--- design/flow/config.mk ---
export PLATFORM = sky130hd
export DESIGN_NAME = SingleCycle_Top
export DESIGN_NICKNAME = SingleCycle_Top
export VERILOG_FILES = /design/flow/design.v
export SDC_FILE = /design/flow/constraint.sdc
export NUM_CORES = 4
export LEC_CHECK = 0
export ABC_AREA = 1
export CAP_MARGIN = 20
export CORE_ASPECT_RATIO = 1.06
export CORE_MARGIN = 2
export CORE_UTILIZATION = 38
export CTS_CLUSTER_SIZE = 51
export GPL_ROUTABILITY_DRIVEN = 1
export PLACE_DENSITY_LB_ADDON = 0.04
export SETUP_SLACK_MARGIN = -1.93
export SLEW_MARGIN = 35
--- design/flow/constraint.sdc ---
create_clock -name core_clock -period 25.8 [get_ports {CLK}]
set_input_delay 5.1600 -clock core_clock [delete_from_list [all_inputs] [get_ports {CLK}]]
set_output_delay 5.1600 -clock core_clock [all_outputs]
set_load 0.01 [all_outputs]
--- design/flow/design.v ---
package typedefs;
parameter NUM_OPS  = 32;
parameter WIDTH_OP = $clog2(NUM_OPS);
typedef enum logic[WIDTH_OP-1:0] {ALU_ADD , ALU_SUB , ALU_NOT , ALU_AND , ALU_OR , ALU_XOR , ALU_SLL , ALU_SRL , ALU_SLA , ALU_SRA , EQ , GRT , GTU , GTE , LTE , GEU , LEU, ALU_BSL} alu_opcode_t;
typedef enum logic[5:0] {
    ADD   = 6'b000000,
    SUB   = 6'b000001,
    NOT   = 6'b000010,
    AND   = 6'b000011,
    OR    = 6'b000100,
    XOR   = 6'b000101,
    SLL   = 6'b000110,
    SRL   = 6'b000111,
    SRA   = 6'b001000,
    ADDI  = 6'b001001,
    LUI   = 6'b001010,
    ANDI  = 6'b001011,
    ORI   = 6'b001100,
    XORI  = 6'b001101,
    BEQ   = 6'b001110,
    BNE   = 6'b001111,
    BLT   = 6'b010000,
    BGT   = 6'b010001,
    BGE   = 6'b010010,
    BLE   = 6'b010011,
    BLTU  = 6'b010100,
    BGTU  = 6'b010101,
    BGEU  = 6'b010110,
    BLEU  = 6'b010111,
    JAL   = 6'b011000,
    LW    = 6'b011001,
    SW    = 6'b011010,
    LAD   = 6'b011011,
    LOA   = 6'b011100
} opcode_t;
endpackage
module Mux2x1
( 
  input  [15:0] a   ,
  input  [15:0] b   ,
  input  sel ,
  output [15:0] out 
);
logic [15:0] aux;
assign out = aux;
always_comb begin
        aux = (sel == 1'b1) ? b : a;
end
endmodule
module Reg
#(
    parameter WIDTH = 16
)
(
    input  [WIDTH-1:0]  in,
    input               clk,
    input               rst,
    output [WIDTH-1:0]  out
);
logic [WIDTH-1:0] aux;
assign out = aux;
always_ff @(posedge clk or negedge rst) begin
    if (!rst) begin
        aux <= '0;
    end
    else begin
        aux <= in;
    end
end
endmodule
module RegFile
#(
    parameter WIDTH = 16,
    parameter DEPTH = 32,
    parameter ADDR_SIZE = $clog2(DEPTH)
)
(
    input  [ADDR_SIZE-1:0] a1,
    input  [ADDR_SIZE-1:0] a2,
    input  [WIDTH-1:0]     wdata,
    input                  we,
    input                  clk,
    input                  rst,
    output [WIDTH-1:0]     rd1,
    output [WIDTH-1:0]     rd2
);
logic [WIDTH-1:0] file [DEPTH-1:0];  
logic [WIDTH-1:0] out1, out2;
assign rd1 = out1;
assign rd2 = out2;
always_comb begin
	out1 = file[a1];
	out2 = file[a2];
end
always_ff @(negedge clk or negedge rst) begin
    if (!rst) begin
        integer i;
        for (i = 0; i < DEPTH; i = i + 1) begin
            file[i] <= '0;
        end
    end else if (we) begin
        file[a2] <= wdata;
    end
end
endmodule
import typedefs::*;
module ALU
#(
    parameter WIDTH    = 16
)
(
    input  [WIDTH-1:0]    a     ,
    input  [WIDTH-1:0]    b     ,
    input  typedefs::alu_opcode_t       opcode,
    output [WIDTH-1:0]    out   ,
    output                comp
);
logic [WIDTH-1:0] aux_out;
logic             aux_comp;
assign out = aux_out;
assign comp = aux_comp;
always_comb begin
    case (opcode)
        ALU_ADD : begin
            aux_out = (a + b);
            aux_comp = '0;
        end
        ALU_SUB : begin
            aux_out = (a - b);
            aux_comp = '0;
        end
        ALU_NOT : begin
            aux_out = ~a;
            aux_comp = '0;
        end
        ALU_AND : begin
            aux_out = (a & b);
            aux_comp = '0;
        end
        ALU_OR  : begin
            aux_out = (a | b);
            aux_comp = '0;
        end
        ALU_XOR : begin
            aux_out = (a ^ b);
            aux_comp = '0;
        end
        ALU_SLL : begin
            aux_out = (a << b);
            aux_comp = '0;
        end
        ALU_SRL : begin
            aux_out = (a >> b);
            aux_comp = '0;
        end
        ALU_SLA : begin
            aux_out = (a <<< b);
            aux_comp = '0;
        end
        ALU_SRA : begin
            aux_out = (a >>> b);
            aux_comp = '0;
        end
        EQ  : begin
            aux_out = '0;
            aux_comp = (signed'(a) == signed'(b)) ? '1 : '0;
        end
        GRT : begin
            aux_out = '0;
            aux_comp = (signed'(a) > signed'(b)) ? '1 : '0;
        end
        GTU : begin
            aux_out = '0;
            aux_comp = (a > b) ? '1 : '0;
        end
        GTE : begin
            aux_out = '0;
            aux_comp = (signed'(a) >= signed'(b)) ? '1 : '0;
        end
        LTE : begin
            aux_out = '0;
            aux_comp = (signed'(a) <= signed'(b)) ? '1 : '0;
        end
        GEU : begin
            aux_out = '0;
            aux_comp = (a >= b) ? '1 : '0;
        end
        LEU : begin
            aux_out = '0;
            aux_comp = (a <= b) ? '1 : '0;
        end
		  ALU_BSL : begin		 
            aux_out = (b << 8);
            aux_comp = '0;
        end
        default : begin
            aux_out = '0;
            aux_comp = '0;
        end
    endcase
end
endmodule
import typedefs::*;
module Controller
(
    input  logic        clk       ,
    input  typedefs::opcode_t     op        ,
    input  logic        comp      ,
    output logic        sel_PC    ,
    output logic        sum_imm   ,
    output logic        store_pc  ,
    output logic        reg_we    ,
    output logic        alu_imm   ,
    output typedefs::alu_opcode_t alu_ctrl  ,
    output logic        alu_bypass,
	 output logic			alu_feedback_in,
    output logic        mem_we    ,
    output logic        mem_bypass
);
always_comb begin
    case(op)
        ADD  : begin
            sel_PC     = '0;
            sum_imm    = '0;
            store_pc   = '0;
            reg_we     = '0;
            alu_imm    = '0;
            alu_ctrl   = ALU_ADD;
            alu_bypass = '0;
				alu_feedback_in = '0;
            mem_we     = '0;
            mem_bypass = '0;        
        end
        SUB  : begin
            sel_PC     = '0;
            sum_imm    = '0;
            store_pc   = '0;
            reg_we     = '0;
            alu_imm    = '0;
            alu_ctrl   = ALU_SUB;
            alu_bypass = '0;
				alu_feedback_in = '0;
            mem_we     = '0;
            mem_bypass = '0;        
        end
        NOT : begin
            sel_PC     = '0;
            sum_imm    = '0;
            store_pc   = '0;
            reg_we     = '0;
            alu_imm    = '0;
            alu_ctrl   = ALU_NOT;
            alu_bypass = '0;
				alu_feedback_in = '0;
            mem_we     = '0;
            mem_bypass = '0;        
        end
        AND  : begin
            sel_PC     = '0;
            sum_imm    = '0;
            store_pc   = '0;
            reg_we     = '0;
            alu_imm    = '0;
            alu_ctrl   = ALU_AND;
            alu_bypass = '0;
				alu_feedback_in = '0;
            mem_we     = '0;
            mem_bypass = '0;        
        end
        OR   : begin
            sel_PC     = '0;
            sum_imm    = '0;
            store_pc   = '0;
            reg_we     = '0;
            alu_imm    = '0;
            alu_ctrl   = ALU_OR;
            alu_bypass = '0;
				alu_feedback_in = '0;
            mem_we     = '0;
            mem_bypass = '0;        
        end
        XOR  : begin
            sel_PC     = '0;
            sum_imm    = '0;
            store_pc   = '0;
            reg_we     = '0;
            alu_imm    = '0;
            alu_ctrl   = ALU_XOR;
            alu_bypass = '0;
				alu_feedback_in = '0;
            mem_we     = '0;
            mem_bypass = '0;        
        end
        SLL  : begin
            sel_PC     = '0;
            sum_imm    = '0;
            store_pc   = '0;
            reg_we     = '0;
            alu_imm    = '0;
            alu_ctrl   = ALU_SLL;
            alu_bypass = '0;
				alu_feedback_in = '0;
            mem_we     = '0;
            mem_bypass = '0;        
        end
        SRL  : begin
            sel_PC     = '0;
            sum_imm    = '0;
            store_pc   = '0;
            reg_we     = '0;
            alu_imm    = '0;
            alu_ctrl   = ALU_SRL;
            alu_bypass = '0;
				alu_feedback_in = '0;
            mem_we     = '0;
            mem_bypass = '0;        
        end
        SRA  : begin
            sel_PC     = '0;
            sum_imm    = '0;
            store_pc   = '0;
            reg_we     = '0;
            alu_imm    = '0;
            alu_ctrl   = ALU_SRA;
            alu_bypass = '0;
				alu_feedback_in = '0;
            mem_we     = '0;
            mem_bypass = '0;        
        end
        ADDI : begin
            sel_PC     = '0;
            sum_imm    = '0;
            store_pc   = '0;
            reg_we     = '0;
            alu_imm    = '1;
            alu_ctrl   = ALU_ADD;
            alu_bypass = '0;
				alu_feedback_in = '1;
            mem_we     = '0;
            mem_bypass = '0;        
        end
        LUI  : begin
            sel_PC     = '0;
            sum_imm    = '0;
            store_pc   = '0;
            reg_we     = '0;
            alu_imm    = '1;
            alu_ctrl   = ALU_BSL;
            alu_bypass = '0;
				alu_feedback_in = '0;
            mem_we     = '0;
            mem_bypass = '0;        
        end
        ANDI : begin
            sel_PC     = '0;
            sum_imm    = '0;
            store_pc   = '0;
            reg_we     = '0;
            alu_imm    = '1;
            alu_ctrl   = ALU_AND;
            alu_bypass = '0;
				alu_feedback_in = '1;
            mem_we     = '0;
            mem_bypass = '0;        
        end
        ORI  : begin
            sel_PC     = '0;
            sum_imm    = '0;
            store_pc   = '0;
            reg_we     = '0;
            alu_imm    = '1;
            alu_ctrl   = ALU_OR;
            alu_bypass = '0;
				alu_feedback_in = '1;
            mem_we     = '0;
            mem_bypass = '0;        
        end
        XORI : begin
            sel_PC     = '0;
            sum_imm    = '0;
            store_pc   = '0;
            reg_we     = '0;
            alu_imm    = '1;
            alu_ctrl   = ALU_XOR;
            alu_bypass = '0;
				alu_feedback_in = '1;
            mem_we     = '0;
            mem_bypass = '0;        
        end
        BEQ  : begin
            sel_PC     = '0;
            if(comp == '1) 
                sum_imm = '1;
            else
                sum_imm = '0;
            store_pc   = '0;
            reg_we     = '0;
            alu_imm    = '0;
            alu_ctrl   = EQ;
				alu_feedback_in = '0;
            alu_bypass = '0;
            mem_we     = '0;
            mem_bypass = '0;
        end
        BNE  : begin
            sel_PC     = '0;
            if(comp == '0) 
                sum_imm = '1;
            else
                sum_imm = '0;
            store_pc   = '0;
            reg_we     = '0;
            alu_imm    = '0;
            alu_ctrl   = EQ;
				alu_feedback_in = '0;
            alu_bypass = '0;
            mem_we     = '0;
            mem_bypass = '0;
        end
        BGT  : begin
            sel_PC     = '0;
            if(comp == '1) 
                sum_imm = '1;
            else
                sum_imm = '0;
            store_pc   = '0;
            reg_we     = '0;
            alu_imm    = '0;
            alu_ctrl   = GRT;
				alu_feedback_in = '0;
            alu_bypass = '0;
            mem_we     = '0;
            mem_bypass = '0;
        end
        BLT  : begin
            sel_PC     = '0;
            if(comp == '0) 
                sum_imm = '1;
            else
                sum_imm = '0;
            store_pc   = '0;
            reg_we     = '0;
            alu_imm    = '0;
            alu_ctrl   = GRT;
				alu_feedback_in = '0;
            alu_bypass = '0;
            mem_we     = '0;
            mem_bypass = '0;
        end
        BGE  : begin
            sel_PC     = '0;
            if(comp == '1) 
                sum_imm = '1;
            else
                sum_imm = '0;
            store_pc   = '0;
            reg_we     = '0;
            alu_imm    = '0;
            alu_ctrl   = GTE;
				alu_feedback_in = '0;
            alu_bypass = '0;
            mem_we     = '0;
            mem_bypass = '0;
        end
        BLE : begin
            sel_PC     = '0;
            if(comp == '1) 
                sum_imm = '1;
            else
                sum_imm = '0;
            store_pc   = '0;
            reg_we     = '0;
            alu_imm    = '0;
            alu_ctrl   = LTE;
				alu_feedback_in = '0;
            alu_bypass = '0;
            mem_we     = '0;
            mem_bypass = '0;
        end
        BGTU : begin
            sel_PC     = '0;
            if(comp == '1) 
                sum_imm = '1;
            else
                sum_imm = '0;
            store_pc   = '0;
            reg_we     = '0;
            alu_imm    = '0;
            alu_ctrl   = GTU;
				alu_feedback_in = '0;
            alu_bypass = '0;
            mem_we     = '0;
            mem_bypass = '0;
        end
        BLTU : begin
            sel_PC     = '0;
            if(comp == '0) 
                sum_imm = '1;
            else
                sum_imm = '0;
            store_pc   = '0;
            reg_we     = '0;
            alu_imm    = '0;
            alu_ctrl   = GTU;
				alu_feedback_in = '0;
            alu_bypass = '0;
            mem_we     = '0;
            mem_bypass = '0;
        end
        BGEU : begin
            sel_PC     = '0;
            if(comp == '1) 
                sum_imm = '1;
            else
                sum_imm = '0;
            store_pc   = '0;
            reg_we     = '0;
            alu_imm    = '0;
            alu_ctrl   = GEU;
				alu_feedback_in = '0;
            alu_bypass = '0;
            mem_we     = '0;
            mem_bypass = '0;
        end
        BLEU : begin
            sel_PC     = '0;
            if(comp == '1) 
                sum_imm = '1;
            else
                sum_imm = '0;
            store_pc   = '0;
            reg_we     = '0;
            alu_imm    = '0;
            alu_ctrl   = LEU;
				alu_feedback_in = '0;
            alu_bypass = '0;
            mem_we     = '0;
            mem_bypass = '0;
        end
        JAL  : begin
            sel_PC     = '1;
            sum_imm    = '0;
            store_pc   = '1;
            reg_we     = '1;
            alu_imm    = '0;
            alu_ctrl   = ALU_ADD;
            alu_bypass = '0;
				alu_feedback_in = '0;
            mem_we     = '0;
            mem_bypass = '0;
        end
        LW   : begin
            sel_PC     = '0;
            sum_imm    = '0;
            store_pc   = '0;
            reg_we     = '1;
            alu_imm    = '0;
            alu_ctrl   = ALU_ADD;
            alu_bypass = '0;
				alu_feedback_in = '0;
            mem_we     = '0;
            mem_bypass = '0;
        end
        SW   : begin
            sel_PC     = '0;
            sum_imm    = '0;
            store_pc   = '0;
            reg_we     = '0;
            alu_imm    = '0;
            alu_ctrl   = ALU_ADD;
            alu_bypass = '0;
				alu_feedback_in = '0;
            mem_we     = '1;
            mem_bypass = '0;
        end
        LAD  : begin
            sel_PC     = '0;
            sum_imm    = '0;
            store_pc   = '0;
            reg_we     = '1;
            alu_imm    = '0;
            alu_ctrl   = ALU_ADD;
            alu_bypass = '0;
				alu_feedback_in = '0;
            mem_we     = '0;
            mem_bypass = '1;
        end
        LOA  : begin
            sel_PC     = '0;
            sum_imm    = '0;
            store_pc   = '0;
            reg_we     = '0;
            alu_imm    = '0;
            alu_ctrl   = ALU_ADD;
            alu_bypass = '1;
				alu_feedback_in = '0;
            mem_we     = '0;
            mem_bypass = '0;
        end
        default : begin
            sel_PC     = '0;
            sum_imm    = '0;
            store_pc   = '0;
            reg_we     = '0;
            alu_imm    = '0;
            alu_ctrl   = ALU_ADD;
            alu_bypass = '0;
				alu_feedback_in = '0;
            mem_we     = '0;
            mem_bypass = '0;
        end
    endcase
end
endmodule
import typedefs::*;
module SingleCycle_Top
(
	input				CLK	,
	input				RST	,
	output [9:0]	IMEM_ADDR	,
	input	 [15:0]	IMEM_RDATA	,
	output [9:0]	DMEM_ADDR	,
	output [15:0]	DMEM_WDATA	,
	output			DMEM_WE		,
	input	 [15:0]	DMEM_RDATA
);
	wire [15:0] sel_pc_out;
	wire [15:0] pc_out;
	wire [15:0] im_out;
	wire [15:0] alu_in;
	wire [15:0] rd1;
	wire [15:0] rd2;
	wire [15:0] alu_imm_out;
	wire [15:0] alu_out;
	wire [15:0] alu_bypass_out;
	wire [15:0] aux_out;
	wire [15:0] mem_out;
	wire [15:0] mem_bypass_out;
	wire [15:0] store_pc_out;
	wire [15:0] sum_imm_out;
	wire               comp;
	wire               sel_pc;    
	wire               sum_imm;   
	wire               store_pc;  
	wire               reg_we;    
	wire               alu_imm;   
	typedefs::alu_opcode_t alu_ctrl;  
	wire               alu_bypass;
	wire					 alu_feedback_in;
	wire               mem_we;    
	wire               mem_bypass;
	Controller control_block(
		.clk(CLK), 
		.op(typedefs::opcode_t'(im_out[15:10])), 
		.comp(comp), 
		.sel_PC(sel_pc), 
		.sum_imm(sum_imm), 
		.store_pc(store_pc), 
		.reg_we(reg_we), 
		.alu_imm(alu_imm), 
		.alu_ctrl(alu_ctrl), 
		.alu_bypass(alu_bypass),
		.alu_feedback_in(alu_feedback_in),
		.mem_we(mem_we), 
		.mem_bypass(mem_bypass)
	);
	Mux2x1 feedback_mux(
		.a(rd1), 
		.b(aux_out), 
		.sel(alu_feedback_in), 
		.out(alu_in)
	);
	Mux2x1 pc_mux(
		.a(pc_out + sum_imm_out), 
		.b(aux_out), 
		.sel(sel_pc), 
		.out(sel_pc_out)
	);
	Mux2x1 sum_imm_mux(
		.a(16'h1), 
		.b(aux_out), 
		.sel(sum_imm), 
		.out(sum_imm_out)
	);
	Reg pc(
		.in(sel_pc_out), 
		.clk(CLK),
		.rst(RST), 
		.out(pc_out)
	);
	assign IMEM_ADDR = pc_out[9:0];
	assign im_out    = IMEM_RDATA;
	RegFile reg_file(
		.a1(im_out[9:5]), 
		.a2(im_out[4:0]), 
		.wdata(store_pc_out), 
		.we(reg_we), 
		.clk(CLK),
		.rst(RST),
		.rd1(rd1), 
		.rd2(rd2)
	);
	Mux2x1 alu_imm_mux(
		.a(rd2), 
		.b({8'h0, im_out[7:0]}), 
		.sel(alu_imm), 
		.out(alu_imm_out)
	);
	ALU my_alu(
		.a(alu_in), 
		.b(alu_imm_out), 
		.opcode(alu_ctrl), 
		.out(alu_out), 
		.comp(comp)
	);
	Mux2x1 alu_bypass_mux(
		.a(alu_out), 
		.b(alu_imm_out), 
		.sel(alu_bypass), 
		.out(alu_bypass_out)
	);
	Reg aux(
		.in(alu_bypass_out), 
		.clk(CLK), 
		.rst(RST),
		.out(aux_out)
	);
	assign DMEM_ADDR  = aux_out[9:0];
	assign DMEM_WDATA = rd2;
	assign DMEM_WE    = mem_we;
	assign mem_out    = DMEM_RDATA;
	Mux2x1 mem_bypass_mux(
		.a(mem_out), 
		.b(aux_out), 
		.sel(mem_bypass), 
		.out(mem_bypass_out)
	);
	Mux2x1 store_pc_mux(
		.a(mem_bypass_out), 
		.b(pc_out), 
		.sel(store_pc), 
		.out(store_pc_out)
	);
endmodule
--- design/flow/run.sh ---
#!/bin/bash
# the make line also repeats each setting of config.mk as NAME=value (left out here)
make -C /OpenROAD-flow-scripts/flow DESIGN_CONFIG=/design/flow/config.mk WORK_HOME=/design/flow/orfs CLKGATE_MAP_FILE= finish
==> flow_metrics.py, run 1 <==
# Flow results
metrics = {
    "setup_path": {
        "critical_path_peak_fanout": 4,
        "r2r-start": "reg_file.file[25][4]$_DFFE_NN0P_",
        "cpLargestDelayFamily": "simple AND/OR/NAND/NOR gates",
        "slowest_stage": "nor4_1",
        "critical_path.endpoint_type": "output pin",
        "flop_to_flop_setup_slack_ps": 4360,
        "cp_data_arrival_time_ps": 16450,
        "worstPathBufferInverterCount": 2,
        "kind_of_start_point_of_the_critical_path": "flip-flop",
        "critical_path_class": "flip-flop to output pin",
        "crit_path_start": "reg_file.file[25][4]$_DFFE_NN0P_",
        "crit_path_end": "DMEM_WDATA[4]",
        "worstPathCellList": "inv_1 -> o21ai_0 -> nor4_1 -> nand4_1 -> clkdlybuf4s50_1",
        "wp_data_required_ps": 20640,
        "timing.critical_path.depth": 5,
        "rr_worst_depth": 41,
        "worstReg2RegEnd": "pc.aux[14]$_DFF_PN0_",
        "peak_per_stage_delay_on_the_critical_path_ps": 860,
    },
    "synth": {
        "synth_area_per_cell_sq_um": 6.93,
        "synth-seq-cells": 544,
        "mux_area_share_pct": 0,
        "yosys.area.top_type_share_pct": 38.5,
        "yosysWarnings": 6,
        "netlist_top_cells_count": "1586 x nand2_1, 652 x o21ai_0, 512 x dfrtn_1",
        "synth-edff-count": 0,
        "mappedNetlistNets": 4905,
        "fa_ha_maj_area_share_pct": 2.55,
        "synth_xor_xnor_area_share_pct": 0.421,
        "ys_dominant_reg_cell": "dfrtn_1",
        "synthCells": 4805,
        "synth_compound_gate_area_share_pct": 16.8,
        "yosys-dominant-comb-family": "simple AND/OR/NAND/NOR gates",
        "yosys.area_share.simple_pct": 31.2,
        "yosys.stat.seqShare_pct": 40.9,
        "synthesis.area_sq_um": 33300,
        "post-synth-top-area-cell": "dfrtn_1",
        "post_synth_main_area_contributors": "dfrtn_1 38%, nand2_1 18%, o21ai_0 9.8%",
        "ys_async_sr_fraction_pct": 100,
        "synth.lib_cells_used.distinct": 51,
        "yosys.stat.chipArea_sq_um": 33300,
        "yosysCellCount": 4805,
        "synth_dominant_cell_count": "nand2_1",
    },
    "clocking": {
        "cts_hold_buffers": 0,
        "cts_resized": 0,
        "numClockSinks": 544,
        "cts_setup_buffers": 0,
        "cts_max_path_buffers": 3,
        "cts_tree": "done",
        "htree_levels": 3,
        "number_of_clock_buffers_inserted_by_tritoncts": 67,
        "clk_transition_reported_paths_ps": 50,
        "clockRootBuffer": "clkbuf_16",
        "insertion_delay_ps": 630,
    },
    "sta": {
        "worstMarginPinSlew_ps": 999,
        "worst_slew_margin_rel_pct": 32.9,
        "slew_viol_final": 0,
        "timing.final.hold_violations": 0,
        "timing.clock.skew_ps": 45.4,
        "holdWs_ps": 429,
        "grt_setup_unrepaired": "no",
        "setup_viol": 0,
        "final.setup.tns_ps": 0,
    },
    "power": {
        "power_consumed_by_sequential_cells_uw": 962,
        "post-layout-total-power_uw": 2310,
        "static_leakage_uw": 0.0175,
        "switching_fraction_pct": 30.7,
        "power.internal_uw": 1600,
        "top_contributor_to_total_power": "the clock network",
        "p_per_area_nw_per_um2": 61.7,
        "ir_drop_mv": 0.0519,
        "combinational_fraction_of_design_power_pct": 15.5,
        "share_clk_of_total_power_pct": 42.9,
        "seqPwrFrac_pct": 41.6,
        "p_sw_uw": 711,
        "logic_power_comb_uw": 359,
        "clockNetworkPower_uw": 994,
    },
    "floorplan": {
        "die_x_um": 292,
        "row_count": 111,
        "coreArea_sq_um": 86700,
        "io_pins": 71,
        "die_h_um": 309,
        "chip_area_sq_um": 90000,
        "initial_core_util_pct": 38.4,
    },
    "routing": {
        "post_drt_wl_per_cell_um": 29.7,
        "dr.first_iter.drc_count": 5470,
        "detail_route.drc_violations": 0,
        "vias": 35600,
        "vias_per_cell": 6.01,
        "detail_route.wirelength_um": 176000,
        "antenna_violating_nets_post_route": 0,
        "drt_pass1_iterations": 6,
    },
    "grt": {
        "grt_antenna_before_repair": 5,
        "grtUsageTotal_pct": 38.4,
        "grt_start_max_net_pins": 145,
        "gr-total-overflow": 0,
        "grt_pass1_vias": 32400,
        "global_route_wire_length_before_repair_um": 249000,
    },
    "worst_hold_path": {
        "hp-start": "reg_file.file[14][0]$_DFFE_NN0P_",
        "hold_path_end": "reg_file.file[14][0]$_DFFE_NN0P_",
        "worst_hold_path.num_cells": 2,
        "hold_path_class": "flip-flop to flip-flop",
    },
    "cells_and_area": {
        "finish.instance_area_sq_um": 37500,
        "nFillCells": 9301,
        "design.final.nets": 4843,
        "syn2layout_area_growth_pct": 12.6,
    },
    "place": {
        "postPlaceCellArea_sq_um": 35200,
        "gp_routability_congestion": 1.01,
        "hpwl_um": 127000,
        "io_buffers": 70,
    },
    "run": {
        "warnings": 64,
        "maxcap_viol_count": 0,
    },
    "outcome": {
        "outcome": "timing/DRC/antenna clean",
    },
}
## routing by layer
layer  vias to the layer above  global-route usage [%]  routed length [um]
li1                      15800                       -                   -
met4                         8                    18.0                9190
met2                      2274                    54.9               71800
met1                     17100                    54.3               74800
met5                         -                       0                  44
met3                       419                    9.71               20200
## layout make-up
type                            instances  area [sq um]  area share (%)
Clock buffer                           97          2040            5.44
Timing Repair Buffer                  179          1570            4.18
Tap cell                             1130          1410            3.77
Sequential cell                       544         13600            36.3
Inverter                              381          1430            3.82
Clock inverter                         20           213           0.567
Multi-Input combinational cell       3570         17200            45.9
Antenna cell                            3          7.51          0.0200
## stage by stage
stage	worst slack [ps]	std cells	utilization, %
after floorplan	5840	4805	-
after global placement	4070	5803	40.5
after detailed placement	4110	5803	40.6
after CTS	4380	5920	43.2
after global routing	3860	5921	43.3
final	4190	5924	43.3
==> inputs of run 2 (changes only) <==
CAP_MARGIN = 40   (was 20)
CORE_ASPECT_RATIO = 1.73   (was 1.06)
CORE_UTILIZATION = 51   (was 38)
CTS_CLUSTER_DIAMETER = 311   (was not set)
CTS_CLUSTER_SIZE = 98   (was 51)
GPL_ROUTABILITY_DRIVEN = not set   (was 1)
HOLD_SLACK_MARGIN = 0.04   (was not set)
PLACE_DENSITY_LB_ADDON = 0.05   (was 0.04)
SETUP_SLACK_MARGIN = 3.57   (was -1.93)
SLEW_MARGIN = 20   (was 35)
TNS_END_PERCENT = 20   (was not set)
clock period = 21.2 ns   (was 25.8 ns; I/O delays follow)
==> flow_metrics.py, run 2 <==
# Flow results
metrics = {
    "outcome": {
        "stop_error": "[ERROR GRT-0116] Global routing finished with congestion. Check the congestion regions in the DRC Viewer.",
        "outcome": "aborted with a tool error",
        "haltStage": "global routing",
    },
    "floorplan": {
        "initial_core_util_pct": 51.4,
        "chip_area_sq_um": 67400,
        "die_x_um": 198,
        "row_count": 123,
        "io_pins": 71,
        "coreArea_sq_um": 64800,
        "die_h_um": 340,
    },
    "synth": {
        "yosys.stat.seqShare_pct": 40.9,
        "yosysCellCount": 4805,
        "synth-edff-count": 0,
        "fa_ha_maj_area_share_pct": 2.55,
        "mappedNetlistNets": 4905,
        "netlist_top_cells_count": "1586 x nand2_1, 652 x o21ai_0, 512 x dfrtn_1",
        "synth_xor_xnor_area_share_pct": 0.421,
        "synthesis.area_sq_um": 33300,
        "post-synth-top-area-cell": "dfrtn_1",
        "synth-seq-cells": 544,
        "yosysWarnings": 6,
        "synth_area_per_cell_sq_um": 6.93,
        "yosys-dominant-comb-family": "simple AND/OR/NAND/NOR gates",
        "ys_dominant_reg_cell": "dfrtn_1",
        "yosys.area.top_type_share_pct": 38.5,
        "synth_compound_gate_area_share_pct": 16.8,
        "synth_dominant_cell_count": "nand2_1",
        "synthCells": 4805,
        "post_synth_main_area_contributors": "dfrtn_1 38%, nand2_1 18%, o21ai_0 9.8%",
        "yosys.stat.chipArea_sq_um": 33300,
        "synth.lib_cells_used.distinct": 51,
        "ys_async_sr_fraction_pct": 100,
        "yosys.area_share.simple_pct": 31.2,
        "mux_area_share_pct": 0,
    },
    "place": {
        "io_buffers": 70,
        "gp_routability_congestion": 1.16,
        "hpwl_um": 141000,
        "postPlaceCellArea_sq_um": 35200,
    },
    "clocking": {
        "cts_max_path_buffers": 3,
        "cts_hold_buffers": 0,
        "clockRootBuffer": "clkbuf_16",
        "htree_levels": 1,
        "numClockSinks": 544,
        "number_of_clock_buffers_inserted_by_tritoncts": 9,
    },
    "grt": {
        "gr-total-overflow": 261,
        "grtUsageTotal_pct": 69.3,
    },
}
-- run 2: repair_timing --
item,4_1_cts
gates cloned,1
gates resized,38
pin swaps,7
endpoints found under the setup margin,111
buffers inserted,4
-- run 2: layer usage --
metal	GRT overflow	track usage, %
met1	1	71.9
met2	151	87.6
met3	1	49.1
met4	108	67.3
met5	0	14.7
-- run 2: per-stage QoR --
| stage | util, % | hold slack (ps) | total power [uW] | instances | setup slack [ps] |
|---|---|---|---|---|---|
| after floorplan | - | 414 | 1410 | 4805 | 4460 |
| after global placement | 53.7 | 426 | 1620 | 5550 | 2390 |
| after detailed placement | 54.3 | 433 | 1630 | 5575 | 2330 |
| after CTS | 54.9 | 442 | 2010 | 5591 | 3360 |
==> inputs of run 3 (changes only) <==
CAP_MARGIN = 35   (was 40)
CORE_ASPECT_RATIO = 1.22   (was 1.73)
CORE_UTILIZATION = 40   (was 51)
CTS_CLUSTER_DIAMETER = not set   (was 311)
CTS_CLUSTER_SIZE = 49   (was 98)
GPL_ROUTABILITY_DRIVEN = 0   (was not set)
HOLD_SLACK_MARGIN = 0.29   (was 0.04)
MIN_ROUTING_LAYER = met2   (was not set)
PLACE_DENSITY = 0.86   (was not set)
PLACE_DENSITY_LB_ADDON = not set   (was 0.05)
SETUP_SLACK_MARGIN = 0.19   (was 3.57)
SLEW_MARGIN = 25   (was 20)
TNS_END_PERCENT = 50   (was 20)
clock period = 11.2 ns   (was 21.2 ns; I/O delays follow)
==> flow_metrics.py, run 3 <==
# Flow results
metrics = {
    "clocking": {
        "numClockSinks": 544,
        "cts_max_path_buffers": 3,
        "clockRootBuffer": "clkbuf_16",
        "cts_hold_buffers": 0,
        "htree_levels": 2,
        "number_of_clock_buffers_inserted_by_tritoncts": 55,
    },
    "synth": {
        "mappedNetlistNets": 4905,
        "synth-edff-count": 0,
        "yosysWarnings": 6,
        "yosys.stat.chipArea_sq_um": 33300,
        "yosys.area_share.simple_pct": 31.2,
        "synthesis.area_sq_um": 33300,
        "netlist_top_cells_count": "1586 x nand2_1, 652 x o21ai_0, 512 x dfrtn_1",
        "synth_compound_gate_area_share_pct": 16.8,
        "ys_dominant_reg_cell": "dfrtn_1",
        "synth.lib_cells_used.distinct": 51,
        "yosys.stat.seqShare_pct": 40.9,
        "mux_area_share_pct": 0,
        "yosys-dominant-comb-family": "simple AND/OR/NAND/NOR gates",
        "fa_ha_maj_area_share_pct": 2.55,
        "post-synth-top-area-cell": "dfrtn_1",
        "post_synth_main_area_contributors": "dfrtn_1 38%, nand2_1 18%, o21ai_0 9.8%",
        "synth-seq-cells": 544,
        "synth_area_per_cell_sq_um": 6.93,
        "synth_dominant_cell_count": "nand2_1",
        "ys_async_sr_fraction_pct": 100,
        "yosys.area.top_type_share_pct": 38.5,
        "synth_xor_xnor_area_share_pct": 0.421,
        "synthCells": 4805,
        "yosysCellCount": 4805,
    },
    "floorplan": {
        "die_x_um": 265,
        "coreArea_sq_um": 82300,
        "initial_core_util_pct": 40.5,
        "chip_area_sq_um": 85600,
        "die_h_um": 323,
        "io_pins": 71,
        "row_count": 116,
    },
    "outcome": {
        "outcome": "aborted with a tool error",
        "stop_error": "[ERROR GRT-0116] Global routing finished with congestion. Check the congestion regions in the DRC Viewer.",
        "haltStage": "global routing",
    },
    "place": {
        "io_buffers": 70,
        "postPlaceCellArea_sq_um": 38200,
        "hpwl_um": 108000,
    },
    "grt": {
        "grtUsageTotal_pct": 75.8,
        "gr-total-overflow": 650,
    },
}
run 3: stage by stage:
stage,instances,power [uW],setup slack [ps]
floorplan,4805,2690,96.5
global placement,6106,3120,-186
detailed placement,6107,3140,-273
CTS,6222,5100,124
run 3: repair_timing:
action,4_1_cts
pin swaps,55
setup endpoints to repair,7
setup buffers,16
resized,69
run 3: layer usage:
layer,track usage (%),overflow
met5,63.3,73
met4,68.1,138
met3,81.2,301
met2,76.7,138
met1,-,-
==> inputs of run 4 (changes only) <==
CAP_MARGIN = 20   (was 35)
CORE_ASPECT_RATIO = 1.95   (was 1.22)
CORE_UTILIZATION = 72   (was 40)
CTS_CLUSTER_SIZE = 94   (was 49)
GPL_ROUTABILITY_DRIVEN = not set   (was 0)
HOLD_SLACK_MARGIN = not set   (was 0.29)
MIN_ROUTING_LAYER = not set   (was met2)
PLACE_DENSITY = not set   (was 0.86)
SETUP_SLACK_MARGIN = not set   (was 0.19)
SLEW_MARGIN = 40   (was 25)
TNS_END_PERCENT = 10   (was 50)
clock period = 2.71 ns   (was 11.2 ns; I/O delays follow)
==> flow_metrics.py, run 4 <==
# Flow results
metrics = {
    "synth": {
        "yosys.stat.seqShare_pct": 40.9,
        "yosys.area_share.simple_pct": 31.2,
        "mappedNetlistNets": 4905,
        "synth-edff-count": 0,
        "synth_xor_xnor_area_share_pct": 0.421,
        "synth-seq-cells": 544,
        "fa_ha_maj_area_share_pct": 2.55,
        "yosys.area.top_type_share_pct": 38.5,
        "post_synth_main_area_contributors": "dfrtn_1 38%, nand2_1 18%, o21ai_0 9.8%",
        "netlist_top_cells_count": "1586 x nand2_1, 652 x o21ai_0, 512 x dfrtn_1",
        "yosys-dominant-comb-family": "simple AND/OR/NAND/NOR gates",
        "ys_async_sr_fraction_pct": 100,
        "mux_area_share_pct": 0,
        "yosysCellCount": 4805,
        "synthCells": 4805,
        "synth_area_per_cell_sq_um": 6.93,
        "yosysWarnings": 6,
        "synth_compound_gate_area_share_pct": 16.8,
        "synth.lib_cells_used.distinct": 51,
        "yosys.stat.chipArea_sq_um": 33300,
        "synth_dominant_cell_count": "nand2_1",
        "ys_dominant_reg_cell": "dfrtn_1",
        "synthesis.area_sq_um": 33300,
        "post-synth-top-area-cell": "dfrtn_1",
    },
    "floorplan": {
        "chip_area_sq_um": 48100,
        "row_count": 110,
        "die_h_um": 304,
        "initial_core_util_pct": 72.4,
        "coreArea_sq_um": 46000,
        "io_pins": 71,
        "die_x_um": 158,
    },
    "outcome": {
        "haltStage": "clock tree synthesis",
        "outcome": "aborted with a tool error",
        "stop_error": "[ERROR DPL-0038] Utilization greater than 100%, impossible to legalize",
    },
    "place": {
        "placed_cells": 6358,
        "gp_routability_congestion": 1.61,
        "io_buffers": 70,
        "hpwl_um": 162000,
        "postPlaceCellArea_sq_um": 43800,
    },
}
## run 4: metrics by stage
step | TNS [ps] | total power, uW | worst slack [ps]
detailed placement | -1006060 | 14200 | -5350
global placement | -909880 | 13800 | -4700
floorplan | -624780 | 11200 | -4140
==> inputs of run 5 (changes only) <==
ABC_AREA = not set   (was 1)
CORE_ASPECT_RATIO = 1.42   (was 1.95)
CORE_MARGIN = 3   (was 2)
CORE_UTILIZATION = 40   (was 72)
CTS_CLUSTER_SIZE = not set   (was 94)
MAX_ROUTING_LAYER = met4   (was not set)
SLEW_MARGIN = 20   (was 40)
TNS_END_PERCENT = not set   (was 10)
clock period = 16.0 ns   (was 2.71 ns; I/O delays follow)
==> flow_metrics.py, run 5 <==
# Flow results
metrics = {
    "setup_path": {
        "wp_data_required_ps": 16510,
        "cpLargestDelayFamily": "AND-OR/OR-AND gates",
        "kind_of_start_point_of_the_critical_path": "flip-flop",
        "crit_path_end": "pc.aux[14]$_DFF_PN0_",
        "flop_to_flop_setup_slack_ps": 510,
        "worstReg2RegEnd": "pc.aux[14]$_DFF_PN0_",
        "worstPathBufferInverterCount": 4,
        "cpMostUsedCell": "o21ai_1",
        "critical_path.endpoint_type": "flip-flop",
        "critical_path_class": "flip-flop to flip-flop",
        "cp_data_arrival_time_ps": 16000,
        "timing.critical_path.depth": 34,
        "rr_worst_depth": 34,
        "peak_per_stage_delay_on_the_critical_path_ps": 510,
        "r2r-start": "reg_file.file[24][0]$_DFFE_NN0P_",
        "slowest_stage": "fa_1",
        "crit_path_start": "reg_file.file[24][0]$_DFFE_NN0P_",
        "critical_path_peak_fanout": 10,
    },
    "power": {
        "static_leakage_uw": 0.0167,
        "p_per_area_nw_per_um2": 97.2,
        "power_consumed_by_sequential_cells_uw": 1550,
        "ir_drop_mv": 0.0852,
        "post-layout-total-power_uw": 3720,
        "logic_power_comb_uw": 647,
        "power.internal_uw": 2550,
        "share_clk_of_total_power_pct": 40.9,
        "p_sw_uw": 1170,
        "top_contributor_to_total_power": "sequential cells",
        "clockNetworkPower_uw": 1520,
        "switching_fraction_pct": 31.4,
        "seqPwrFrac_pct": 41.7,
        "combinational_fraction_of_design_power_pct": 17.4,
    },
    "synth": {
        "yosys.area.top_type_share_pct": 38.0,
        "synthesis.area_sq_um": 33700,
        "synth-seq-cells": 544,
        "yosys-dominant-comb-family": "simple AND/OR/NAND/NOR gates",
        "ys_async_sr_fraction_pct": 100,
        "synth_xor_xnor_area_share_pct": 0.312,
        "post-synth-top-area-cell": "dfrtn_1",
        "mappedNetlistNets": 4195,
        "synthCells": 4095,
        "post_synth_main_area_contributors": "dfrtn_1 38%, o21ai_0 8.8%, nand2_1 7.2%",
        "yosysWarnings": 6,
        "synth_dominant_cell_count": "nand2_1",
        "synth_compound_gate_area_share_pct": 22.2,
        "mux_area_share_pct": 2.61,
        "synth.lib_cells_used.distinct": 114,
        "synth-edff-count": 0,
        "fa_ha_maj_area_share_pct": 2.52,
        "ys_dominant_reg_cell": "dfrtn_1",
        "yosys.area_share.simple_pct": 25.6,
        "netlist_top_cells_count": "643 x nand2_1, 592 x o21ai_0, 512 x dfrtn_1",
        "synth_area_per_cell_sq_um": 8.23,
        "yosysCellCount": 4095,
        "yosys.stat.seqShare_pct": 40.4,
        "yosys.stat.chipArea_sq_um": 33700,
    },
    "routing": {
        "detail_route.wirelength_um": 191000,
        "drt_pass1_iterations": 10,
        "detail_route.drc_violations": 0,
        "dr.first_iter.drc_count": 6002,
        "post_drt_wl_per_cell_um": 36.5,
        "antenna_violating_nets_post_route": 0,
        "vias": 36300,
        "vias_per_cell": 6.95,
    },
    "grt": {
        "global_route_wire_length_before_repair_um": 269000,
        "grt_start_max_net_pins": 116,
        "grtUsageTotal_pct": 43.6,
        "grt_pass1_vias": 35200,
        "gr-total-overflow": 0,
        "grt_antenna_before_repair": 8,
    },
    "cells_and_area": {
        "syn2layout_area_growth_pct": 13.5,
        "design.final.nets": 4180,
        "final_cells": 5221,
    },
    "place": {
        "gp_routability_congestion": 1.07,
        "placed_cells": 5108,
        "hpwl_um": 130000,
        "io_buffers": 70,
    },
    "clocking": {
        "insertion_delay_ps": 650,
        "cts_hold_buffers": 0,
        "htree_levels": 2,
        "cts_tree": "done",
        "numClockSinks": 544,
        "cts_setup_buffers": 0,
        "clk_transition_reported_paths_ps": 60,
        "cts_max_path_buffers": 3,
        "clockRootBuffer": "clkbuf_16",
        "number_of_clock_buffers_inserted_by_tritoncts": 58,
    },
    "floorplan": {
        "io_pins": 71,
        "initial_core_util_pct": 40.4,
        "die_h_um": 352,
        "row_count": 126,
        "chip_area_sq_um": 87900,
        "coreArea_sq_um": 83400,
        "die_x_um": 250,
    },
    "sta": {
        "worstMarginPinSlew_ps": 1290,
        "setup_viol": 0,
        "timing.final.hold_violations": 0,
        "grt_setup_unrepaired": "no",
        "timing.clock.skew_ps": 44.3,
        "slew_viol_final": 0,
        "final.setup.tns_ps": 0,
        "worst_slew_margin_rel_pct": 13.8,
    },
    "worst_hold_path": {
        "worst_hold_path.num_cells": 2,
        "hold_path_class": "flip-flop to flip-flop",
        "hold_path_end": "reg_file.file[11][0]$_DFFE_NN0P_",
        "hp-start": "reg_file.file[11][0]$_DFFE_NN0P_",
    },
    "run": {
        "maxcap_viol_count": 0,
        "warnings": 64,
    },
    "outcome": {
        "outcome": "timing/DRC/antenna clean",
    },
}
run 5: final cells by class:
class                           instances  area, sq um
Fill cell                            8348        45100
Multi-Input combinational cell       3080        18200
Sequential cell                       544        13600
Timing Repair Buffer                  326         2670
Clock buffer                           78         1690
Tap cell                             1088         1360
Clock inverter                         28          394
Inverter                               70          265
Antenna cell                            7         17.5
run 5: metal layers:
layer	vias to the layer above	part of all wire (%)	GRT usage [%]	routed length, um
li1	14900	-	-	-
met5	-	0	-	0
met3	1228	11	12.5	21900
met1	17300	33	46.9	62700
met2	2846	43	64.1	82600
met4	0	12	41.2	23300
run 5: repair_timing:
| action | in CTS | in global routing |
|---|---|---|
| resized | 0 | 13 |
| endpoints found under the setup margin | 0 | 3 |
| endpoints found under the hold margin | 0 | 0 |
run 5: per-stage QoR:
step           worst slack [ps]  util (%)  area (sq um)  hold slack [ps]
6_report                    508      45.9         38200              449
5_1_grt                    8.67      45.9         38200              468
4_1_cts                    33.3      45.8         38200              444
3_5_place_dp               7.59      43.3         36100              444
3_3_place_gp               63.3      43.3         36100              428
2_1_floorplan               566         -         33700              410
==> inputs of run 6 (changes only) <==
ABC_AREA = 1   (was not set)
CAP_MARGIN = 40   (was 20)
CORE_ASPECT_RATIO = 1.73   (was 1.42)
CORE_MARGIN = 2   (was 3)
CTS_CLUSTER_SIZE = 98   (was not set)
HOLD_SLACK_MARGIN = 0.04   (was not set)
MAX_ROUTING_LAYER = not set   (was met4)
PLACE_DENSITY_LB_ADDON = 0.05   (was not set)
TNS_END_PERCENT = 95   (was not set)
clock period = 12.6 ns   (was 16.0 ns; I/O delays follow)
==> flow_metrics.py, run 6 <==
# Flow results
metrics = {
    "clocking": {
        "cts_tree": "done",
        "htree_levels": 2,
        "insertion_delay_ps": 700,
        "cts_hold_buffers": 0,
        "clockRootBuffer": "clkbuf_16",
        "numClockSinks": 544,
        "number_of_clock_buffers_inserted_by_tritoncts": 57,
        "clk_transition_reported_paths_ps": 70,
        "cts_max_path_buffers": 3,
    },
    "power": {
        "p_sw_uw": 1580,
        "clockNetworkPower_uw": 1970,
        "switching_fraction_pct": 32.1,
        "share_clk_of_total_power_pct": 40.1,
        "static_leakage_uw": 0.0198,
        "top_contributor_to_total_power": "sequential cells",
        "seqPwrFrac_pct": 39.9,
        "power_consumed_by_sequential_cells_uw": 1970,
        "combinational_fraction_of_design_power_pct": 20.0,
        "power.internal_uw": 3340,
        "ir_drop_mv": 0.107,
        "logic_power_comb_uw": 983,
        "post-layout-total-power_uw": 4920,
        "p_per_area_nw_per_um2": 119,
    },
    "worst_hold_path": {
        "worst_hold_path.num_cells": 2,
        "hold_path_class": "flip-flop to flip-flop",
        "hold_path_end": "reg_file.file[8][3]$_DFFE_NN0P_",
        "hp-start": "reg_file.file[8][3]$_DFFE_NN0P_",
    },
    "floorplan": {
        "chip_area_sq_um": 85700,
        "row_count": 139,
        "initial_core_util_pct": 40.2,
        "coreArea_sq_um": 82800,
        "die_h_um": 383,
        "die_x_um": 223,
        "io_pins": 71,
    },
    "setup_path": {
        "timing.critical_path.depth": 39,
        "cpMostUsedCell": "nand2_1",
        "flop_to_flop_setup_slack_ps": 290,
        "rr_worst_depth": 39,
        "worstReg2RegEnd": "pc.aux[14]$_DFF_PN0_",
        "r2r-start": "reg_file.file[15][10]$_DFFE_NN0P_",
        "cpLargestDelayFamily": "simple AND/OR/NAND/NOR gates",
        "critical_path_class": "flip-flop to flip-flop",
        "critical_path_peak_fanout": 6,
        "critical_path.endpoint_type": "flip-flop",
        "wp_data_required_ps": 13180,
        "peak_per_stage_delay_on_the_critical_path_ps": 380,
        "worstPathBufferInverterCount": 3,
        "slowest_stage": "o31ai_1",
        "cp_data_arrival_time_ps": 12890,
        "kind_of_start_point_of_the_critical_path": "flip-flop",
        "crit_path_end": "pc.aux[14]$_DFF_PN0_",
        "crit_path_start": "reg_file.file[15][10]$_DFFE_NN0P_",
    },
    "synth": {
        "yosys.area_share.simple_pct": 31.2,
        "synth-edff-count": 0,
        "yosys-dominant-comb-family": "simple AND/OR/NAND/NOR gates",
        "post-synth-top-area-cell": "dfrtn_1",
        "netlist_top_cells_count": "1586 x nand2_1, 652 x o21ai_0, 512 x dfrtn_1",
        "synth.lib_cells_used.distinct": 51,
        "synth_xor_xnor_area_share_pct": 0.421,
        "synth_dominant_cell_count": "nand2_1",
        "mux_area_share_pct": 0,
        "yosysCellCount": 4805,
        "ys_dominant_reg_cell": "dfrtn_1",
        "synthCells": 4805,
        "synth_area_per_cell_sq_um": 6.93,
        "yosysWarnings": 6,
        "synth_compound_gate_area_share_pct": 16.8,
        "mappedNetlistNets": 4905,
        "fa_ha_maj_area_share_pct": 2.55,
        "yosys.stat.chipArea_sq_um": 33300,
        "yosys.stat.seqShare_pct": 40.9,
        "synthesis.area_sq_um": 33300,
        "yosys.area.top_type_share_pct": 38.5,
        "synth-seq-cells": 544,
        "post_synth_main_area_contributors": "dfrtn_1 38%, nand2_1 18%, o21ai_0 9.8%",
        "ys_async_sr_fraction_pct": 100,
    },
    "grt": {
        "grt_antenna_before_repair": 23,
        "grtUsageTotal_pct": 53.9,
        "grt_pass1_vias": 39400,
        "grt_start_max_net_pins": 109,
        "gr-total-overflow": 0,
        "global_route_wire_length_before_repair_um": 319000,
    },
    "sta": {
        "worstMarginPinSlew_ps": 1040,
        "timing.clock.skew_ps": 75.4,
        "timing.final.hold_violations": 0,
        "fin_ws_ps": 288,
        "slew_viol_final": 0,
        "holdWs_ps": 431,
        "worst_slew_margin_rel_pct": 31.0,
        "setup_viol": 0,
    },
    "routing": {
        "detail_route.drc_violations": 0,
        "vias_per_cell": 6.43,
        "detail_route.wirelength_um": 227000,
        "vias": 40600,
        "dr.first_iter.drc_count": 6038,
        "antenna_violating_nets_post_route": 0,
        "drt_pass1_iterations": 7,
        "post_drt_wl_per_cell_um": 36.0,
    },
    "outcome": {
        "outcome": "timing/DRC/antenna clean",
    },
    "place": {
        "pre_cts_slack_ps": -375,
        "gp_routability_congestion": 1.09,
        "io_buffers": 70,
        "hpwl_um": 163000,
        "postPlaceCellArea_sq_um": 38500,
    },
    "cells_and_area": {
        "syn2layout_area_growth_pct": 24.5,
        "finish.utilization_pct": 50.1,
        "nFillCells": 8654,
        "design.final.nets": 5290,
        "finish.instance_area_sq_um": 41400,
    },
    "run": {
        "maxcap_viol_count": 0,
        "warnings": 62,
    },
}
run 6: final cells by class:
| type | count | area, sq um | area share [%] |
|---|---|---|---|
| Inverter | 381 | 1440 | 3.46 |
| Clock buffer | 77 | 1690 | 4.07 |
| Timing Repair Buffer | 636 | 5490 | 13.3 |
| Sequential cell | 544 | 13600 | 32.9 |
| Multi-Input combinational cell | 3570 | 17400 | 42.1 |
| Tap cell | 1057 | 1320 | 3.19 |
| Clock inverter | 29 | 420 | 1.01 |
| Antenna cell | 14 | 35.0 | 0.0845 |
run 6: stage by stage:
stage | std cells | setup TNS [ps]
5_1_grt | 6295 | -220
3_5_place_dp | 6157 | -1350
2_1_floorplan | 4805 | 0
6_report | 6308 | 0
3_3_place_gp | 6145 | -1380
4_1_cts | 6273 | 0
run 6: layer usage:
layer / global-route usage [%] / share of wire, %
met5: 1.92 / 0.15
met4: 60.5 / 15
met3: 21.6 / 11
met2: 83.0 / 44
met1: 52.0 / 30
run 6: repair_timing:
action,CTS,global route
gates resized,14,85
pin swaps,5,41
setup buffers,10,10
setup endpoints to repair,6,9
==> inputs of run 7 (changes only) <==
CAP_MARGIN = 20   (was 40)
CORE_ASPECT_RATIO = not set   (was 1.73)
CORE_UTILIZATION = 58   (was 40)
CTS_CLUSTER_SIZE = not set   (was 98)
HOLD_SLACK_MARGIN = 0.29   (was 0.04)
PLACE_DENSITY_LB_ADDON = not set   (was 0.05)
TNS_END_PERCENT = 5   (was 95)
clock period = 9.83 ns   (was 12.6 ns; I/O delays follow)
==> flow_metrics.py, run 7 <==
# Flow results
metrics = {
    "synth": {
        "ys_dominant_reg_cell": "dfrtn_1",
        "yosysWarnings": 6,
        "synth-edff-count": 0,
        "yosys-dominant-comb-family": "simple AND/OR/NAND/NOR gates",
        "synth_dominant_cell_count": "nand2_1",
        "synth_xor_xnor_area_share_pct": 0.421,
        "ys_async_sr_fraction_pct": 100,
        "yosysCellCount": 4805,
        "synth.lib_cells_used.distinct": 51,
        "mappedNetlistNets": 4905,
        "netlist_top_cells_count": "1586 x nand2_1, 652 x o21ai_0, 512 x dfrtn_1",
        "synth_compound_gate_area_share_pct": 16.8,
        "synth-seq-cells": 544,
        "fa_ha_maj_area_share_pct": 2.55,
        "synthesis.area_sq_um": 33300,
        "yosys.area_share.simple_pct": 31.2,
        "yosys.stat.chipArea_sq_um": 33300,
        "post-synth-top-area-cell": "dfrtn_1",
        "yosys.area.top_type_share_pct": 38.5,
        "synthCells": 4805,
        "mux_area_share_pct": 0,
        "synth_area_per_cell_sq_um": 6.93,
        "yosys.stat.seqShare_pct": 40.9,
        "post_synth_main_area_contributors": "dfrtn_1 38%, nand2_1 18%, o21ai_0 9.8%",
    },
    "grt": {
        "grt_antenna_before_repair": 17,
        "grt.busiest_layer": "met2",
        "use_met2_pct": 75.3,
        "grtUsageTotal_pct": 57.5,
        "grt_start_max_net_pins": 87,
        "grt_pass1_vias": 38500,
        "groute.layer.met3.usage_pct": 34.0,
        "grt.met1_usage_pct": 70.5,
        "global_route_wire_length_before_repair_um": 252000,
        "gr-total-overflow": 0,
    },
    "power": {
        "power.internal_uw": 4250,
        "power_consumed_by_sequential_cells_uw": 2510,
        "static_leakage_uw": 0.0205,
        "ir_drop_mv": 0.148,
        "share_clk_of_total_power_pct": 39.6,
        "p_per_area_nw_per_um2": 148,
        "combinational_fraction_of_design_power_pct": 19.8,
        "p_sw_uw": 1940,
        "logic_power_comb_uw": 1230,
        "clockNetworkPower_uw": 2460,
        "top_contributor_to_total_power": "sequential cells",
        "seqPwrFrac_pct": 40.5,
        "switching_fraction_pct": 31.3,
    },
    "cells_and_area": {
        "nFillCells": 4430,
        "flop_area_sq_um": 13600,
        "syn2layout_area_growth_pct": 25.5,
        "finish.utilization_pct": 73.8,
        "final-comb-area_sq_um": 17300,
        "final_cells": 6154,
        "design.final.nets": 5444,
        "finish.instance_area_sq_um": 41800,
    },
    "setup_path": {
        "worstReg2RegEnd": "pc.aux[15]$_DFF_PN0_",
        "critical_path_peak_fanout": 5,
        "kind_of_start_point_of_the_critical_path": "flip-flop",
        "worstPathBufferInverterCount": 2,
        "slowest_stage": "nor4_4",
        "cpMostUsedCell": "nand2_1",
        "flop_to_flop_setup_slack_ps": -1300,
        "cp_data_arrival_time_ps": 11630,
        "critical_path_class": "flip-flop to flip-flop",
        "wp_data_required_ps": 10340,
        "crit_path_start": "reg_file.file[22][3]$_DFFE_NN0P_",
        "peak_per_stage_delay_on_the_critical_path_ps": 500,
        "r2r-start": "reg_file.file[22][3]$_DFFE_NN0P_",
        "crit_path_end": "pc.aux[15]$_DFF_PN0_",
        "critical_path.endpoint_type": "flip-flop",
        "cpLargestDelayFamily": "AND-OR/OR-AND gates",
        "rr_worst_depth": 39,
        "timing.critical_path.depth": 39,
    },
    "sta": {
        "timing.clock.skew_ps": 101,
        "worstMarginPinSlew_ps": 1100,
        "grt_setup_unrepaired": "yes",
        "fin_ws_ps": -1300,
        "worst_slew_margin_rel_pct": 27.0,
        "setup_viol": 15,
        "slew_viol_final": 0,
        "timing.final.hold_violations": 0,
    },
    "floorplan": {
        "initial_core_util_pct": 58.8,
        "die_x_um": 244,
        "die_h_um": 244,
        "row_count": 87,
        "coreArea_sq_um": 56600,
        "chip_area_sq_um": 59300,
        "io_pins": 71,
    },
    "clocking": {
        "numClockSinks": 544,
        "number_of_clock_buffers_inserted_by_tritoncts": 59,
        "cts_max_path_buffers": 3,
        "cts_tree": "done",
        "clk_transition_reported_paths_ps": 70,
        "insertion_delay_ps": 690,
        "clockRootBuffer": "clkbuf_16",
        "htree_levels": 2,
    },
    "outcome": {
        "outcome": "finished with violations",
        "check.faults": "negative setup slack",
    },
    "routing": {
        "antenna_violating_nets_post_route": 0,
        "post_drt_wl_per_cell_um": 28.2,
        "vias_per_cell": 6.70,
        "detail_route.drc_violations": 0,
        "dr.first_iter.drc_count": 8553,
        "drt_pass1_iterations": 11,
        "detail_route.wirelength_um": 173000,
        "vias": 41300,
    },
    "place": {
        "gp_routability_congestion": 1.17,
        "postPlaceCellArea_sq_um": 39300,
        "hpwl_um": 122000,
        "io_buffers": 70,
        "placed_cells": 6015,
    },
    "worst_hold_path": {
        "worst_hold_path.num_cells": 2,
        "hp-start": "reg_file.file[0][10]$_DFFE_NN0P_",
        "hold_path_end": "reg_file.file[0][10]$_DFFE_NN0P_",
        "hold_path_class": "flip-flop to flip-flop",
    },
    "run": {
        "warnings": 63,
        "maxcap_viol_count": 0,
    },
}
==> run 7: cell type report <==
type / instances / share of cell area (%)
Clock inverter: 32 / 1.04
Sequential cell: 544 / 32.6
Antenna cell: 6 / 0.0359
Timing Repair Buffer: 788 / 15.2
Multi-Input combinational cell: 3570 / 41.5
Inverter: 381 / 3.42
Clock buffer: 77 / 3.98
Tap cell: 756 / 2.26
==> run 7: through the flow <==
stage	setup TNS [ps]	hold WS [ps]	setup slack, ps	power (uW)
5_1_grt	-13770	445	-1560	6320
2_1_floorplan	-2460	414	-589	3060
3_5_place_dp	-13440	433	-1480	3640
6_report	-10250	432	-1300	6200
3_3_place_gp	-11750	426	-1370	3620
4_1_cts	-5830	434	-932	6060
==> run 7: layer usage <==
| layer | vias to the layer above | wire [um] |
|---|---|---|
| met1 | 18600 | 58200 |
| met2 | 4291 | 63900 |
| met4 | 34 | 16200 |
| li1 | 17000 | - |
| met5 | - | 465 |
| met3 | 1269 | 34500 |
==> run 7: what timing repair did <==
item / 4_1_cts / 5_1_grt
hold buffers: 0 / 0
resized: 33 / 28
endpoints found under the setup margin: 15 / 18
pin swaps: 39 / 32
buffers inserted: 17 / 7
==> inputs of run 8 (changes only) <==
CAP_MARGIN = 35   (was 20)
CELL_PAD_IN_SITES_DETAIL_PLACEMENT = 1   (was not set)
CELL_PAD_IN_SITES_GLOBAL_PLACEMENT = 1   (was not set)
CORE_ASPECT_RATIO = 1.22   (was not set)
CORE_MARGIN = 6   (was 2)
CORE_UTILIZATION = 40   (was 58)
CTS_CLUSTER_SIZE = 49   (was not set)
GPL_ROUTABILITY_DRIVEN = 0   (was not set)
MAX_ROUTING_LAYER = met4   (was not set)
MIN_ROUTING_LAYER = met1   (was not set)
PLACE_DENSITY_LB_ADDON = 0.26   (was not set)
SETUP_SLACK_MARGIN = 0.19   (was not set)
SLEW_MARGIN = 25   (was 20)
TNS_END_PERCENT = 50   (was 5)
clock period = 8.73 ns   (was 9.83 ns; I/O delays follow)
==> flow_metrics.py, run 8 <==
# Flow results
metrics = {
    "floorplan": {
        "die_x_um": 273,
        "row_count": 116,
        "chip_area_sq_um": 90300,
        "coreArea_sq_um": 82100,
        "initial_core_util_pct": 40.5,
        "io_pins": 71,
        "die_h_um": 331,
    },
    "cells_and_area": {
        "design.final.nets": 5623,
        "syn2layout_area_growth_pct": 34.4,
    },
    "routing": {
        "post_drt_wl_per_cell_um": 30.7,
        "antenna_violating_nets_post_route": 0,
        "vias_per_cell": 6.45,
        "dr.first_iter.drc_count": 5986,
        "vias": 42900,
        "detail_route.drc_violations": 0,
        "detail_route.wirelength_um": 205000,
        "drt_pass1_iterations": 8,
    },
    "power": {
        "power_consumed_by_sequential_cells_uw": 2830,
        "seqPwrFrac_pct": 38.7,
        "static_leakage_uw": 0.0219,
        "post-layout-total-power_uw": 7320,
        "combinational_fraction_of_design_power_pct": 21.9,
        "switching_fraction_pct": 32.5,
        "p_sw_uw": 2380,
        "share_clk_of_total_power_pct": 39.4,
        "p_per_area_nw_per_um2": 164,
        "top_contributor_to_total_power": "the clock network",
        "ir_drop_mv": 0.170,
        "clockNetworkPower_uw": 2880,
        "logic_power_comb_uw": 1600,
        "power.internal_uw": 4940,
    },
    "setup_path": {
        "wp_data_required_ps": 9290,
        "worstPathBufferInverterCount": 3,
        "cpLargestDelayFamily": "AND-OR/OR-AND gates",
        "critical_path_class": "flip-flop to flip-flop",
        "peak_per_stage_delay_on_the_critical_path_ps": 440,
        "rr_worst_depth": 41,
        "timing.critical_path.depth": 41,
        "cp_data_arrival_time_ps": 11210,
        "worstReg2RegEnd": "pc.aux[14]$_DFF_PN0_",
        "critical_path.endpoint_type": "flip-flop",
        "crit_path_end": "pc.aux[14]$_DFF_PN0_",
        "critical_path_peak_fanout": 5,
        "kind_of_start_point_of_the_critical_path": "flip-flop",
        "crit_path_start": "reg_file.file[12][0]$_DFFE_NN0P_",
        "flop_to_flop_setup_slack_ps": -1920,
        "r2r-start": "reg_file.file[12][0]$_DFFE_NN0P_",
        "slowest_stage": "dfrtn_1",
    },
    "place": {
        "io_buffers": 70,
        "hpwl_um": 144000,
    },
    "worst_hold_path": {
        "hold_path_end": "reg_file.file[3][5]$_DFFE_NN0P_",
        "worst_hold_path.num_cells": 2,
        "hold_path_class": "flip-flop to flip-flop",
        "hp-start": "reg_file.file[3][5]$_DFFE_NN0P_",
    },
    "sta": {
        "worstMarginPinSlew_ps": 940,
        "fin_ws_ps": -1920,
        "final.setup.tns_ps": -21800,
        "slew_viol_final": 0,
        "setup_viol": 22,
        "timing.clock.skew_ps": 53.7,
        "grt_setup_unrepaired": "yes",
        "worst_slew_margin_rel_pct": 37.0,
        "timing.final.hold_violations": 0,
    },
    "clocking": {
        "cts_hold_buffers": 0,
        "clk_transition_reported_paths_ps": 70,
        "number_of_clock_buffers_inserted_by_tritoncts": 61,
        "htree_levels": 2,
        "cts_max_path_buffers": 3,
        "clockRootBuffer": "clkbuf_16",
        "numClockSinks": 544,
        "insertion_delay_ps": 680,
        "cts_tree": "done",
    },
    "synth": {
        "post-synth-top-area-cell": "dfrtn_1",
        "ys_dominant_reg_cell": "dfrtn_1",
        "yosys.stat.seqShare_pct": 40.9,
        "synth_xor_xnor_area_share_pct": 0.421,
        "synth_dominant_cell_count": "nand2_1",
        "ys_async_sr_fraction_pct": 100,
        "yosys-dominant-comb-family": "simple AND/OR/NAND/NOR gates",
        "synth-seq-cells": 544,
        "yosys.area.top_type_share_pct": 38.5,
        "yosysCellCount": 4805,
        "yosys.area_share.simple_pct": 31.2,
        "synthCells": 4805,
        "synth-edff-count": 0,
        "mux_area_share_pct": 0,
        "synthesis.area_sq_um": 33300,
        "synth_compound_gate_area_share_pct": 16.8,
        "yosys.stat.chipArea_sq_um": 33300,
        "mappedNetlistNets": 4905,
        "yosysWarnings": 6,
        "netlist_top_cells_count": "1586 x nand2_1, 652 x o21ai_0, 512 x dfrtn_1",
        "synth.lib_cells_used.distinct": 51,
        "synth_area_per_cell_sq_um": 6.93,
        "fa_ha_maj_area_share_pct": 2.55,
        "post_synth_main_area_contributors": "dfrtn_1 38%, nand2_1 18%, o21ai_0 9.8%",
    },
    "grt": {
        "grtUsageTotal_pct": 44.5,
        "grt_start_max_net_pins": 101,
        "gr-total-overflow": 0,
        "grt_antenna_before_repair": 11,
        "grt_pass1_vias": 43500,
        "global_route_wire_length_before_repair_um": 289000,
    },
    "outcome": {
        "outcome": "finished with violations",
        "check.faults": "negative setup slack",
    },
    "run": {
        "warnings": 64,
        "maxcap_viol_count": 0,
    },
}
run 8: repair_timing:
action,CTS,global route
pin swaps,46,36
resized,155,93
setup endpoints to repair,37,33
gates cloned,0,0
buffers inserted,37,13
run 8: layer usage:
metal  global-route usage, %  vias up  routed length [um]
li1                        -    17400                   -
met1                    50.4    20800               70600
met4                    37.4        0               24100
met5                       -        -                   0
met3                    14.2     1308               24900
met2                    63.9     3414               84900
run 8: metrics by stage:
step / hold WS (ps) / std cells / instance area (sq um) / setup WS [ps] / util [%]
2_1_floorplan: 414 / 4805 / 33400 / -1130 / -
3_3_place_gp: 426 / 6470 / 41400 / -1520 / 50.4
3_5_place_dp: 433 / 6471 / 41400 / -1800 / 50.4
4_1_cts: 435 / 6624 / 44300 / -1270 / 53.9
5_1_grt: 451 / 6646 / 44700 / -2100 / 54.4
6_report: 437 / 6651 / 44700 / -1920 / 54.5
run 8: area by class of cell:
type	instances	area, sq um
Fill cell	10400	37400
Inverter	381	1440
Tap cell	1062	1330
Clock inverter	30	383
Multi-Input combinational cell	3570	17800
Clock buffer	86	1800
Antenna cell	13	32.5
Sequential cell	544	13600
Timing Repair Buffer	965	8360
Power is estimated from default activity; no workload was simulated.
